==> inputs of build 70 <==
==> flow/design.v <==
module multiplier
  (
   input                     clk,
   input                     rst,
   input                     en,
   input [BITS-1:0]          data_a,
   input [BITS-1:0]          data_b,
   output reg [(BITS*2)-1:0] result,
   output                    done
   );
   parameter BITS = 16;
   localparam STATE_IDLE     = 0;
   localparam STATE_MULTIPLY = 1;
   reg                    state;
   reg [$clog2(BITS)-1:0] mul_counter;
   reg [BITS-1:0]         data_a_reg;
   reg [(BITS*2)-1:0]     data_b_reg;
   assign done = (STATE_IDLE == state) && !en;
   always @ (posedge clk) begin
      case (state)
         STATE_IDLE: begin
            if (en) begin
               mul_counter <= 0;
               data_a_reg <= data_a;
               data_b_reg <= { {BITS{1'b0}}, data_b };
               result <= 0;
               state <= STATE_MULTIPLY;
            end
         end
         STATE_MULTIPLY: begin
            if (mul_counter == BITS - 1) begin
               state <= STATE_IDLE;
            end else begin
               mul_counter <= mul_counter + 1;
            end
            data_a_reg <= data_a_reg >> 1;
            data_b_reg <= data_b_reg << 1;
            if (data_a_reg[0]) begin
               result <= result + data_b_reg;
            end
         end
      endcase
      if (rst) begin
         state <= STATE_IDLE;
      end
   end
endmodule
module divider
  (
   input                 clk,
   input                 rst,
   input                 en,
   input [BITS-1:0]      dividend,
   input [BITS-1:0]      divisor,
   output reg [BITS-1:0] quotient,
   output [BITS-1:0]     remainder,
   output                done
   );
   parameter BITS = 16;
   localparam STATE_IDLE   = 0;
   localparam STATE_DIVIDE = 1;
   reg                    state;
   reg [$clog2(BITS)-1:0] div_counter;
   reg [(BITS-1)*2:0]     dividend_reg;
   reg [(BITS-1)*2:0]     divisor_reg;
   assign done = (STATE_IDLE == state) && !en;
   assign remainder = dividend_reg[BITS-1:0];
   always @ (posedge clk) begin
      case (state)
        STATE_IDLE: begin
           if (en) begin
              div_counter <= 0;
              dividend_reg <= { {BITS-1{1'b0}}, dividend };
              divisor_reg <= { divisor, {BITS-1{1'b0}} };
              quotient <= 0;
              state <= STATE_DIVIDE;
           end
        end
        STATE_DIVIDE: begin
           if (div_counter == BITS - 1) begin
              state <= STATE_IDLE;
           end else begin
              div_counter <= div_counter + 1;
           end
           divisor_reg <= divisor_reg >> 1;
           if (dividend_reg < divisor_reg) begin
              quotient <= quotient << 1;
           end else begin
              quotient <= (quotient << 1) | 1'b1;
              dividend_reg <= dividend_reg - divisor_reg;
           end
        end
      endcase
      if (rst) begin
         state <= STATE_IDLE;
      end
   end
endmodule
module processor
  (
   input                        clk,
   input                        rst,
   input                        boot_done,
   output reg [11:0]            status_digits,
   output reg                   halted,
   output reg [16-1:0]  instr_ptr,
   input                        instr_valid,
   input [32-1:0]      cur_instr,
   output reg                   cache_wr_en,
   output reg [16-1:0]  cache_wr_addr,
   output reg [16-1:0]  cache_wr_data,
   input                        cache_wr_done,
   output reg                   cache_rd_en,
   output reg [16-1:0]  cache_rd_addr,
   input [16-1:0]       cache_rd_data,
   input                        cache_rd_done,
   input                        pixel_wr_done,
   output reg                   pixel_en,
   output reg [7:0]             pixel_rgb,
   output reg [7:0]             pixel_x,
   output reg [7:0]             pixel_y,
   input [16-1:0]       rnd,
   output reg                   ms_time_rst,
   input [16-1:0]       ms_time,
   input [142-1:0] buf_inputs
   );
   reg [16-1:0]  registers [16-1:0];
   reg                   overflow_flag;
   reg                   carry_flag;
   reg                   zero_flag;
   reg                   sign_flag;
   wire [7:0]            opcode = cur_instr[31:24];
   wire [7:0]            arg1 = cur_instr[23:16];
   wire [7:0]            arg2 = cur_instr[15:8];
   wire [3:0]            reg1 = arg1[3:0];
   wire [3:0]            reg2 = arg2[3:0];
   wire [16-1:0] dest = registers[reg1];
   wire [16-1:0] src  = registers[reg2];
   wire [15:0]           argA = cur_instr[23:8];
   wire [15:0]           argB = cur_instr[15:0];
   wire signed [16-1:0] signed_dest = dest;
   reg [3:0]             load_reg;
   reg                       multiply_en;
   reg [16-1:0]      multiply_data_a;
   reg [16-1:0]      multiply_data_b;
   wire [(16*2)-1:0] multiply_result;
   wire                      multiply_done;
   multiplier #(.BITS(16)) multiplier_
     (
      .clk(clk),
      .rst(rst),
      .en(multiply_en),
      .data_a(multiply_data_a),
      .data_b(multiply_data_b),
      .result(multiply_result),
      .done(multiply_done)
      );
   reg                   divide_en;
   reg [16-1:0]  dividend;
   reg [16-1:0]  divisor;
   wire [16-1:0] quotient;
   wire [16-1:0] remainder;
   wire                  divide_done;
   divider #(.BITS(16)) divider_
     (
      .clk(clk),
      .rst(rst),
      .en(divide_en),
      .dividend(dividend),
      .divisor(divisor),
      .quotient(quotient),
      .remainder(remainder),
      .done(divide_done)
      );
   localparam [3:0] STATE_PRE_BOOT   = 0;
   localparam [3:0] STATE_HALT       = 1;
   localparam [3:0] STATE_EXECUTING  = 2;
   localparam [3:0] STATE_WR_WAIT    = 3;
   localparam [3:0] STATE_PIXEL_WAIT = 4;
   localparam [3:0] STATE_RD_WAIT    = 5;
   localparam [3:0] STATE_RET_WAIT   = 6;
   localparam [3:0] STATE_MULTIPLY   = 7;
   localparam [3:0] STATE_DIVIDE     = 8;
   reg [3:0]            state;
   always @ (posedge clk) begin
      cache_wr_en <= 0;
      cache_rd_en <= 0;
      pixel_en <= 0;
      multiply_en <= 0;
      divide_en <= 0;
      ms_time_rst <= 0;
      case (state)
        STATE_PRE_BOOT: begin
           if (boot_done) begin
              state <= STATE_EXECUTING;
           end
        end
        STATE_HALT: begin
           halted <= 1;
        end
        STATE_EXECUTING: begin
           halted <= 0;
           if (instr_valid) begin
              execute();
           end
        end
        STATE_WR_WAIT: begin
           if (cache_wr_done) begin
              state <= STATE_EXECUTING;
           end
        end
        STATE_PIXEL_WAIT: begin
           if (pixel_wr_done) begin
              state <= STATE_EXECUTING;
           end
        end
        STATE_RD_WAIT: begin
           if (cache_rd_done) begin
              registers[load_reg] <= cache_rd_data;
              state <= STATE_EXECUTING;
           end
        end
        STATE_RET_WAIT: begin
           if (cache_rd_done) begin
              instr_ptr <= cache_rd_data + 32 / 8;
              state <= STATE_EXECUTING;
           end
        end
        STATE_MULTIPLY: begin
           if (multiply_done) begin
              registers[load_reg] <= multiply_result[16-1:0];
              state <= STATE_EXECUTING;
           end
        end
        STATE_DIVIDE: begin
           if (divide_done) begin
              registers[load_reg] <= quotient;
              state <= STATE_EXECUTING;
           end
        end
      endcase
      if (rst) begin
         state <= STATE_PRE_BOOT;
         status_digits <= 0;
         halted <= 0;
         instr_ptr <= 0;
         cache_wr_en <= 0;
         cache_rd_en <= 0;
         pixel_en <= 0;
         pixel_rgb <= 0;
         ms_time_rst <= 0;
         multiply_en <= 0;
         divide_en <= 0;
         overflow_flag <= 0;
         carry_flag <= 0;
         zero_flag <= 0;
         sign_flag <= 0;
      end
   end
   task execute;
      reg [16:0] result;
      begin
         result = 0;
         instr_ptr <= instr_ptr + 32 / 8;
         case (opcode)
           8'h00: begin
           end
           8'h01: begin
              registers[reg1] <= buf_inputs[src];
           end
           8'h02: begin
              if (cache_wr_done) begin
                 push(instr_ptr);
                 instr_ptr <= argA;
              end else begin
                 instr_ptr <= instr_ptr;
              end
           end
           8'h03: begin
              if (cache_rd_done) begin
                 pop();
                 registers[4'b0] <= registers[4'b0] - arg1 - 16 / 8;
                 state <= STATE_RET_WAIT;
              end else begin
                 instr_ptr <= instr_ptr;
              end
           end
           8'h04: begin
              if (cache_rd_done) begin
                 read(src);
              end else begin
                 instr_ptr <= instr_ptr;
              end
           end
           8'h05: begin
              if (cache_rd_done) begin
                 read(argB);
              end else begin
                 instr_ptr <= instr_ptr;
              end
           end
           8'h06: begin
              registers[reg1] <= src;
           end
           8'h07: begin
              registers[reg1] <= argB;
           end
           8'h08: begin
              if (cache_wr_done) begin
                 push(dest);
              end else begin
                 instr_ptr <= instr_ptr;
              end
           end
           8'h09: begin
              if (cache_rd_done) begin
                 pop();
              end else begin
                 instr_ptr <= instr_ptr;
              end
           end
           8'h0A: begin
              result = dest + src;
              registers[reg1] <= result[16-1:0];
           end
           8'h0B: begin
              result = dest - src;
              registers[reg1] <= result[16-1:0];
           end
           8'h0C: begin
              if (multiply_done) begin
                 multiply_en <= 1;
                 multiply_data_a <= dest;
                 multiply_data_b <= src;
                 state <= STATE_MULTIPLY;
                 load_reg <= reg1;
              end else begin
                 instr_ptr <= instr_ptr;
              end
           end
           8'h0D: begin
              if (divide_done) begin
                 divide_en <= 1;
                 dividend <= dest;
                 divisor <= src;
                 state <= STATE_DIVIDE;
                 load_reg <= reg1;
              end else begin
                 instr_ptr <= instr_ptr;
              end
           end
           8'h0E: begin
              registers[reg1] <= dest & src;
           end
           8'h0F: begin
              registers[reg1] <= dest | src;
           end
           8'h10: begin
              registers[reg1] <= dest ^ src;
           end
           8'h11: begin
              registers[reg1] <= dest << src;
           end
           8'h12: begin
              registers[reg1] <= signed_dest >>> src;
           end
           8'h13: begin
              registers[reg1] <= dest >> src;
           end
           8'h14: begin
              result = dest - src;
           end
           8'h15: begin
              result = { 1'b0, dest & src };
           end
           8'h16: begin
              pixel_rgb <= dest[7:0];
           end
           8'h17: begin
              if (pixel_wr_done) begin
                 pixel_en <= 1;
                 pixel_x <= dest[7:0];
                 pixel_y <= src[7:0];
                 state <= STATE_PIXEL_WAIT;
              end else begin
                 instr_ptr <= instr_ptr;
              end
           end
           8'h18: begin
              if (cache_wr_done) begin
                 write(dest, src);
              end else begin
                 instr_ptr <= instr_ptr;
              end
           end
           8'h19: begin
              if (cache_wr_done) begin
                 write(dest, argB);
              end else begin
                 instr_ptr <= instr_ptr;
              end
           end
           8'h1A: begin
              registers[reg1] <= ms_time;
           end
           8'h1B: begin
              ms_time_rst <= 1;
           end
           8'h1C: begin
              registers[reg1] <= rnd;
           end
           8'h30: begin
              instr_ptr <= dest;
           end
           8'h31: begin
              instr_ptr <= argA;
           end
           8'h32: begin
              if (zero_flag) begin
                 instr_ptr <= argA;
              end
           end
           8'h33: begin
              if (!zero_flag) begin
                 instr_ptr <= argA;
              end
           end
           8'h34: begin
              if (!zero_flag && sign_flag == overflow_flag) begin
                 instr_ptr <= argA;
              end
           end
           8'h35: begin
              if (sign_flag == overflow_flag) begin
                 instr_ptr <= argA;
              end
           end
           8'h36: begin
              if (!carry_flag && !zero_flag) begin
                 instr_ptr <= argA;
              end
           end
           8'h37: begin
              if (!carry_flag) begin
                 instr_ptr <= argA;
              end
           end
           8'h38: begin
              if (sign_flag != overflow_flag) begin
                 instr_ptr <= argA;
              end
           end
           8'h39: begin
              if (sign_flag != overflow_flag || zero_flag) begin
                 instr_ptr <= argA;
              end
           end
           8'h3A: begin
              if (carry_flag) begin
                 instr_ptr <= argA;
              end
           end
           8'h3B: begin
              if (carry_flag || zero_flag) begin
                 instr_ptr <= argA;
              end
           end
           8'h3C: begin
              if (overflow_flag) begin
                 instr_ptr <= argA;
              end
           end
           8'h3D: begin
              if (!overflow_flag) begin
                 instr_ptr <= argA;
              end
           end
           8'h3E: begin
              if (sign_flag) begin
                 instr_ptr <= argA;
              end
           end
           8'h3F: begin
              if (!sign_flag) begin
                 instr_ptr <= argA;
              end
           end
           default: begin
              status_digits <= 12'h700 | opcode;
              state <= STATE_HALT;
           end
         endcase
         if (8'h14 == opcode || 8'h15 == opcode ||
             8'h0A == opcode || 8'h0B == opcode) begin
            set_flags(result);
         end else begin
            clear_flags();
         end
      end
   endtask
   task write;
      input [16-1:0] data;
      input [16-1:0] addr;
      begin
         cache_wr_en <= 1;
         cache_wr_addr <= addr;
         cache_wr_data <= data;
         state <= STATE_WR_WAIT;
      end
   endtask
   task read;
      input [16-1:0] addr;
      begin
         load_reg <= reg1;
         cache_rd_en <= 1;
         cache_rd_addr <= addr;
         state <= STATE_RD_WAIT;
      end
   endtask
   task push;
      input [16-1:0] push_data;
      reg [16-1:0]   new_stack_ptr;
      begin
         new_stack_ptr = registers[4'b0] + 16 / 8;
         write(push_data, new_stack_ptr);
         registers[4'b0] <= new_stack_ptr;
      end
   endtask
   task pop;
      reg [16-1:0] stack_ptr;
      begin
         stack_ptr = registers[4'b0];
         read(stack_ptr);
         registers[4'b0] <= stack_ptr - 2;
      end
   endtask;
   task set_flags;
      input [16:0] result;
      begin
         if (8'h0A == opcode) begin
            overflow_flag <= (dest[16-1] &
                              src[16-1] &
                              ~result[16-1]) |
                             (~dest[16-1] &
                              ~src[16-1] &
                              result[16-1]);            
         end else if (8'h0B == opcode || 8'h14 == opcode) begin
            overflow_flag <= (dest[16-1] &
                              ~src[16-1] &
                              ~result[16-1]) |
                             (~dest[16-1] &
                              src[16-1] &
                              result[16-1]);
         end else begin
            overflow_flag <= 0;
         end
         carry_flag <= result[16];
         zero_flag <= (0 == result[16-1:0]);
         sign_flag <= result[16-1];
      end
   endtask
   task clear_flags;
      begin
         overflow_flag <= 0;
         carry_flag <= 0;
         zero_flag <= 0;
         sign_flag <= 0;
      end
   endtask
endmodule
==> flow/run.sh <==
#!/bin/bash
# the make line also repeats each setting of config.mk as NAME=value (left out here)
make -C /OpenROAD-flow-scripts/flow DESIGN_CONFIG=/design/flow/config.mk WORK_HOME=/design/flow/orfs CLKGATE_MAP_FILE= finish
==> flow/config.mk <==
export PLATFORM = sky130hd
export DESIGN_NAME = processor
export DESIGN_NICKNAME = processor
export VERILOG_FILES = /design/flow/design.v
export SDC_FILE = /design/flow/constraint.sdc
export NUM_CORES = 4
export LEC_CHECK = 0
export CAP_MARGIN = 20
export CORE_MARGIN = 2
export CORE_UTILIZATION = 44
export PLACE_DENSITY = 0.6
export SLEW_MARGIN = 20
==> flow/constraint.sdc <==
create_clock -name core_clock -period 7.52 [get_ports {clk}]
set_input_delay 1.5040 -clock core_clock [delete_from_list [all_inputs] [get_ports {clk}]]
set_output_delay 1.5040 -clock core_clock [all_outputs]
set_load 0.01 [all_outputs]
==> build 35: changes against build 70 <==
--- a/flow/config.mk
+++ b/flow/config.mk
@@ -9,3 +9,4 @@
 export CORE_MARGIN = 2
-export CORE_UTILIZATION = 44
+export CORE_UTILIZATION = 64
+export CTS_CLUSTER_SIZE = 40
 export PLACE_DENSITY = 0.6
==> flow/constraint.sdc (replaced) <==
create_clock -name core_clock -period 5.22 [get_ports {clk}]
set_input_delay 1.0440 -clock core_clock [delete_from_list [all_inputs] [get_ports {clk}]]
set_output_delay 1.0440 -clock core_clock [all_outputs]
set_load 0.01 [all_outputs]
==> trial 29: changes against build 70 <==
--- a/flow/config.mk
+++ b/flow/config.mk
@@ -7,6 +7,10 @@
 export LEC_CHECK = 0
+export ABC_AREA = 1
 export CAP_MARGIN = 20
 export CORE_MARGIN = 2
-export CORE_UTILIZATION = 44
+export CORE_UTILIZATION = 65
+export CTS_CLUSTER_DIAMETER = 293
+export MAX_ROUTING_LAYER = met4
 export PLACE_DENSITY = 0.6
-export SLEW_MARGIN = 20
+export SLEW_MARGIN = 0
+export TNS_END_PERCENT = 5
==> flow/constraint.sdc (replaced) <==
create_clock -name core_clock -period 7.08 [get_ports {clk}]
set_input_delay 1.4160 -clock core_clock [delete_from_list [all_inputs] [get_ports {clk}]]
set_output_delay 1.4160 -clock core_clock [all_outputs]
set_load 0.01 [all_outputs]
==> qor summary <==
Count of filler cells inserted in the layout: trial 29 3588; build 70 6903; build 35 -
R2r setup slk: trial 29 1.57 ns; build 70 1.66 ns; build 35 -
Routed length on met2: trial 29 66180 um; build 70 67100 um; build 35 -
Status: trial 29 timing/DRC/antenna clean; build 70 timing/DRC/antenna clean; build 35 stopped before the end
Stage where the flow stopped: trial 29 -; build 70 -; build 35 5_1_grt
Die X-Extent: trial 29 241.0 um; build 70 288.8 um; build 35 240.2 um
Critical path capture point: trial 29 registers[10][14]; build 70 registers[1][0]; build 35 -
Logic area: trial 29 16590 um^2; build 70 17540 um^2; build 35 -
Detail-routed via count per cell: trial 29 6.782; build 70 6.546; build 35 -
TritonCTS clock tree: trial 29 built; build 70 built; build 35 -
Slowest cell on crit path: trial 29 sky130_fd_sc_hd__clkdlybuf4s50_1; build 70 sky130_fd_sc_hd__buf_4; build 35 -
FF-to-FF Start: trial 29 registers[0][0]; build 70 registers[0][1]; build 35 -
Net load switching power: trial 29 2.433 mW; build 70 2.370 mW; build 35 -
Post-synthesis share of cell area spent on and, or, nand and nor gates: trial 29 20.33%; build 70 12.41%; build 35 12.41%
Number of inserted diodes: trial 29 18; build 70 1; build 35 -
No activity file was given, so power comes from the tool's default toggle rates.
